== run 1 ==
Design SME, start of the top module:
module SME(clk,reset,chardata,isstring,ispattern,valid,match,match_index);
  input clk;
  input reset;
  input [7:0] chardata;
  input isstring;
  input ispattern;
  output match;
  output [4:0] match_index;
  output valid;
  reg match;
  reg [4:0] match_index;
  reg valid;
  reg [7:0] string_data [31:0];
  reg [5:0] string_length;
  reg [7:0] pattern_data [7:0];
  reg [3:0] pattern_length;
  reg [1:0] state;
  reg [5:0] string_counter;
  reg [3:0] pattern_counter;
  reg fresh;             
  reg [5:0] head;        
  reg star_seen;         
  reg [3:0] star_pattern;  
  reg [5:0] star_string;   
  parameter DATA_READ   = 0;
  parameter FIND_HEAD   = 1;
  parameter CHECK_DATA  = 2;
  parameter DATA_OUT    = 3;
  always@(*) valid <= (state == DATA_OUT);
  wire anchored = (pattern_data[0] == "^");
  wire [7:0] pchar = pattern_data[pattern_counter[2:0]];
  wire [7:0] schar = string_data[string_counter[4:0]];
  wire [7:0] prev_char = string_data[head[4:0] - 5'd1];
  wire at_end = (string_counter >= string_length);
  always @(posedge clk or posedge reset) begin
    if(reset)begin
      state <= DATA_READ;
      string_length <= 0;
      pattern_length <= 0;
      match_index <= 0;
      match <= 0;
      fresh <= 1;
      head <= 0;
      star_seen <= 0;
    end
    else begin
      case(state)
        DATA_READ:begin
          if(isstring)begin
            if(fresh)begin
              string_length <= 1;
              string_data[0] <= chardata;
            end
            else begin
              string_length <= string_length + 1;
              string_data[string_length[4:0]] <= chardata;
            end
            pattern_length <= 0;
            fresh <= 0;
          end
  ...
Size: ~1,600 cells after synthesis, ~19 I/O pins.
clock: 3.26 ns
lec_check: 0
cap_margin: 20
core_margin: 2
core_utilization: 58
setup_slack_margin: 0.93
slew_margin: 20
run.sh (not shown) runs the stock make flow with config.mk's settings and CLKGATE_MAP_FILE=.
No crash in run 1: every stage finished, but the layout fails its final checks due to negative setup slack.
Edits applied to the flow inputs when going from run 1 to run 2:
Settings: SLEW_MARGIN now 15, was 20; TNS_END_PERCENT now 10, previously not set; CORE_UTILIZATION now 65, was 58; CORE_ASPECT_RATIO now 0.72, previously not set; MAX_ROUTING_LAYER now met5, previously not set; CORE_MARGIN now 3, was 2; GPL_TIMING_DRIVEN now 1, previously not set; CELL_PAD_IN_SITES_GLOBAL_PLACEMENT now 0, previously not set; ABC_AREA now 1, previously not set; SETUP_SLACK_MARGIN now 0.8, was 0.93; CELL_PAD_IN_SITES_DETAIL_PLACEMENT now 0, previously not set; MIN_ROUTING_LAYER now met1, previously not set; the clock period (ns, I/O delays scaled along) now 4.81, was 3.26.
Notes after the runs:
Run 2: full flow OK, the timing, design-rule and antenna checks passed
Clock network fraction of total power, run 2 and run 1: higher on run 2
Re clock buffer count in the final layout: run 2 is 4 up on run 1.
Final non-filler cell total is lower on run 1
Worst setup slack for register-to-register paths: higher on run 2
Between run 1 and run 2, die area decreased.
Run 1 has a lower number of cells in the yosys synthesis report than run 2.
For the critical path depth, run 2 came in 1 lower than run 1 did.
Number of inserted filler cells in the final layout, run 2 and run 1: lower on run 1
Post-place instance area: run 2 vs run 1 down about 15%
Input changes introduced in run 3 (baseline for comparison: run 2):
Settings: a change of SLEW_MARGIN from 15 to 30; an added HOLD_SLACK_MARGIN of -0.0; an added GPL_ROUTABILITY_DRIVEN of 1; an added PLACE_DENSITY of 0.48; a change of CORE_UTILIZATION from 65 to 21; a change of ABC_AREA from 1 to 0; a change of MAX_ROUTING_LAYER from met5 to met4; an added CTS_CLUSTER_SIZE of 73; a change of CELL_PAD_IN_SITES_GLOBAL_PLACEMENT from 0 to 3; a change of CORE_ASPECT_RATIO from 0.72 to 0.52; a change of the clock period (ns, I/O delays scaled along) from 4.81 to 5.78.
==> results <==
Post-synthesis simple-gate area fraction: run 3 and run 2 compared, higher one is run 2
Run 3 completed end to end with timing, DRC and antenna clean.
Relative to run 2, sequential power decreased by about 17% in run 3.
Between run 2 and run 3, the xor/xnor cell area share of the yosys netlist figures differ only marginally.
Run 2 ended up with simple AND/OR/NAND/NOR gates as its dominant kind of combinational cell; run 3 ended up with AND-OR/OR-AND gates.
In run 3 relative to run 2, post-route cell area had gone up by a little under 10%.
Of run 3 and run 2, it is run 3 that has the higher buffers inserted during post-CTS setup optimization.
The core utilization of the finished layout in run 3 was lower than what run 2 gave.
The following lists how run 4 was set up differently from run 3:
Settings: CORE_ASPECT_RATIO: 0.52 -> unset; CORE_UTILIZATION: 21 -> 34; SLEW_MARGIN: 30 -> 20; PLACE_DENSITY_LB_ADDON: unset -> 0.14; TNS_END_PERCENT: 10 -> unset; HOLD_SLACK_MARGIN: -0.0 -> unset; ABC_AREA: 0 -> unset; CTS_CLUSTER_SIZE: 73 -> unset; PLACE_DENSITY: 0.48 -> unset; GPL_TIMING_DRIVEN: 1 -> unset; MAX_ROUTING_LAYER: met4 -> unset; CELL_PAD_IN_SITES_DETAIL_PLACEMENT: 0 -> unset; CELL_PAD_IN_SITES_GLOBAL_PLACEMENT: 3 -> unset; CORE_MARGIN: 3 -> 2; SETUP_SLACK_MARGIN: 0.8 -> -0.37; the clock period (ns, I/O delays scaled along): 5.78 -> 6.21.
==> results <==
Detailed-route wire length on metal 1 in run 4 is 40% below run 3.
Lower combinational fraction of design power among run 4 and run 3: run 4
Run 4 closes out successfully: all stages finished, all timing, DRC and antenna checks passed.
Sequential share of cell area: run 4 vs run 3 up 3.1 points
Power is estimated from default activity; no workload was simulated.
